Setup of v17:
==> flow/design.v <==
`timescale 1ns / 1ps
module compl_mul(
   input logic clk_i, 
   input logic srst_i,
   input logic signed [17:0]data_a_i_i,   
   input logic signed [17:0]data_a_q_i,   
   input logic signed [17:0]data_b_i_i,   
   input logic signed [17:0]data_b_q_i,   
   output  logic signed  [36:0]data_i_o,    
   output  logic signed [36:0]data_q_o     
   );
   logic signed [35:0] prod_ii, prod_iq, prod_qi, prod_qq;
   assign prod_ii = data_a_i_i * data_b_i_i;
   assign prod_qq = data_a_q_i * data_b_q_i;
   assign prod_iq = data_a_i_i * data_b_q_i;
   assign prod_qi = data_a_q_i * data_b_i_i;
   always_ff@(posedge clk_i) begin
       if(srst_i)begin
           data_i_o<=0;
           data_q_o<=0;
       end
       else begin
           data_i_o<=prod_ii-prod_qq;
           data_q_o<=prod_iq+prod_qi;
       end
   end
endmodule
clock: 13.3 ns
lec_check: 0
cap_margin: 20
cell_pad_in_sites_detail_placement: 0
cell_pad_in_sites_global_placement: 1
core_margin: 2
core_utilization: 56
cts_cluster_diameter: 194
cts_cluster_size: 73
gpl_timing_driven: 1
place_density_lb_addon: 0.29
slew_margin: 20
tns_end_percent: 25
run.sh (not shown) runs the stock make flow with config.mk's settings and CLKGATE_MAP_FILE=.
No stage failed in v17, and the final checks on the layout all came back clean.
Relative to v17, the following input files were edited for v14:
# v17
export LEC_CHECK = 0
export CAP_MARGIN = 20
export CELL_PAD_IN_SITES_DETAIL_PLACEMENT = 0
export CELL_PAD_IN_SITES_GLOBAL_PLACEMENT = 1
export CORE_MARGIN = 2
export CORE_UTILIZATION = 56
export CTS_CLUSTER_DIAMETER = 194
export CTS_CLUSTER_SIZE = 73
export GPL_TIMING_DRIVEN = 1
export PLACE_DENSITY_LB_ADDON = 0.29
export SLEW_MARGIN = 20
export TNS_END_PERCENT = 25
create_clock -name core_clock -period 13.3 [get_ports {clk_i}]
# v14
export LEC_CHECK = 0
export CAP_MARGIN = 20
export CORE_MARGIN = 2
export CORE_UTILIZATION = 40
export SLEW_MARGIN = 20
create_clock -name core_clock -period 11.8 [get_ports {clk_i}]
### Flow results
- Status: number of nets in the final layout parity (v14, v17)
- Area: v14 vs v17 -> v14 larger
- In the flow results for v17 and v14, the total routed wire length on the met1 layer is smaller on v17.
- [compare] base=v17 new=v14: worst hold slack now sits lower; count of clock-buffer cells in the layout now sits higher; total wire length after detailed routing now sits lower.
Changes in v59 relative to v14:
# v14
export LEC_CHECK = 0
export CAP_MARGIN = 20
export CORE_MARGIN = 2
export CORE_UTILIZATION = 40
export SLEW_MARGIN = 20
create_clock -name core_clock -period 11.8 [get_ports {clk_i}]
# v59
export LEC_CHECK = 0
export ABC_AREA = 1
export CAP_MARGIN = 20
export CORE_MARGIN = 2
export CORE_UTILIZATION = 44
export SLEW_MARGIN = 20
create_clock -name core_clock -period 9.57 [get_ports {clk_i}]
Notes after the runs:
v59 finished end to end and its layout was clean on timing, DRC and antenna.
When v59 is measured against v14, its via count turns out 18% higher.
Diff v14 -> v59: share of synthesized cell area in and, or, nand and nor gates has decreased, first-iteration DRC count increased by about 80% relative to the old numbers.

---

Starts from the design.v that is shown in full above.
clock: 7.97 ns
lec_check: 0
cap_margin: 35
core_margin: 2
core_utilization: 72
max_routing_layer: met4
slew_margin: 20
The baseline aborted during global routing (5_1_grt), error ODB-0269.
Edit:
--- a/flow/config.mk
+++ b/flow/config.mk
@@ -6,7 +6,6 @@
 export NUM_CORES = 4
 export LEC_CHECK = 0
-export CAP_MARGIN = 35
+export CAP_MARGIN = 20
 export CORE_MARGIN = 2
-export CORE_UTILIZATION = 72
-export MAX_ROUTING_LAYER = met4
+export CORE_UTILIZATION = 40
 export SLEW_MARGIN = 20
==> flow/constraint.sdc (replaced) <==
create_clock -name core_clock -period 16.0 [get_ports {clk_i}]
set_input_delay 3.2000 -clock core_clock [delete_from_list [all_inputs] [get_ports {clk_i}]]
set_output_delay 3.2000 -clock core_clock [all_outputs]
set_load 0.01 [all_outputs]
Effect: Now the flow passed the timing, design-rule and antenna checks. Synthesized cell count does not change. Area after synthesis is unchanged. Die area is higher by 79%.
Edit:
--- a/flow/config.mk
+++ b/flow/config.mk
@@ -6,6 +6,14 @@
 export NUM_CORES = 4
 export LEC_CHECK = 0
-export CAP_MARGIN = 20
-export CORE_MARGIN = 2
-export CORE_UTILIZATION = 40
+export CAP_MARGIN = 40
+export CELL_PAD_IN_SITES_DETAIL_PLACEMENT = 2
+export CORE_ASPECT_RATIO = 0.63
+export CORE_MARGIN = 8
+export CORE_UTILIZATION = 47
+export CTS_CLUSTER_SIZE = 59
+export GPL_ROUTABILITY_DRIVEN = 0
+export GPL_TIMING_DRIVEN = 0
+export MAX_ROUTING_LAYER = met4
+export PLACE_DENSITY_LB_ADDON = 0.13
+export SETUP_SLACK_MARGIN = 3.98
 export SLEW_MARGIN = 20
=> Now the flow did not get past global routing (5_1_grt). Die size drops by a little under a tenth. Synthesized area stays the same. Synthesized cell count stays the same.
Edit:
==> flow/config.mk (replaced) <==
export PLATFORM = sky130hd
export DESIGN_NAME = compl_mul
export DESIGN_NICKNAME = compl_mul
export VERILOG_FILES = /design/flow/design.v
export SDC_FILE = /design/flow/constraint.sdc
export NUM_CORES = 4
export LEC_CHECK = 0
export ABC_AREA = 0
export CAP_MARGIN = 20
export CELL_PAD_IN_SITES_GLOBAL_PLACEMENT = 1
export CORE_ASPECT_RATIO = 1.27
export CORE_MARGIN = 2
export CORE_UTILIZATION = 48
export CTS_CLUSTER_DIAMETER = 52
export CTS_CLUSTER_SIZE = 48
export SLEW_MARGIN = 20
export TNS_END_PERCENT = 20
The new run produced a clean layout.
Die area came out lower by 8.9%.
Synthesized area stays the same.
Synthesized cell count stays the same.
Edit:
--- a/flow/config.mk
+++ b/flow/config.mk
@@ -9,9 +9,10 @@
 export CAP_MARGIN = 20
 export CELL_PAD_IN_SITES_GLOBAL_PLACEMENT = 1
-export CORE_ASPECT_RATIO = 1.27
-export CORE_MARGIN = 2
-export CORE_UTILIZATION = 48
-export CTS_CLUSTER_DIAMETER = 52
-export CTS_CLUSTER_SIZE = 48
+export CORE_ASPECT_RATIO = 0.5
+export CORE_MARGIN = 8
+export CORE_UTILIZATION = 60
+export CTS_CLUSTER_DIAMETER = 377
+export CTS_CLUSTER_SIZE = 97
+export PLACE_DENSITY = 0.53
 export SLEW_MARGIN = 20
 export TNS_END_PERCENT = 20
The changed run passed the timing, design-rule and antenna checks.
Synthesized cell count is unchanged.
Die area went down by about 13%.
Utilization went up by 12 points.
Clock-buffer cell count went up by 1.
Via count went up by about 3.7%.
Global-route usage went up by 4.5 points.
Wire length went up by about 5.4%.
Worst setup slack degrades by 0.75 ns.
Cell count went down by 3.6%.
Synthesized area stays the same.
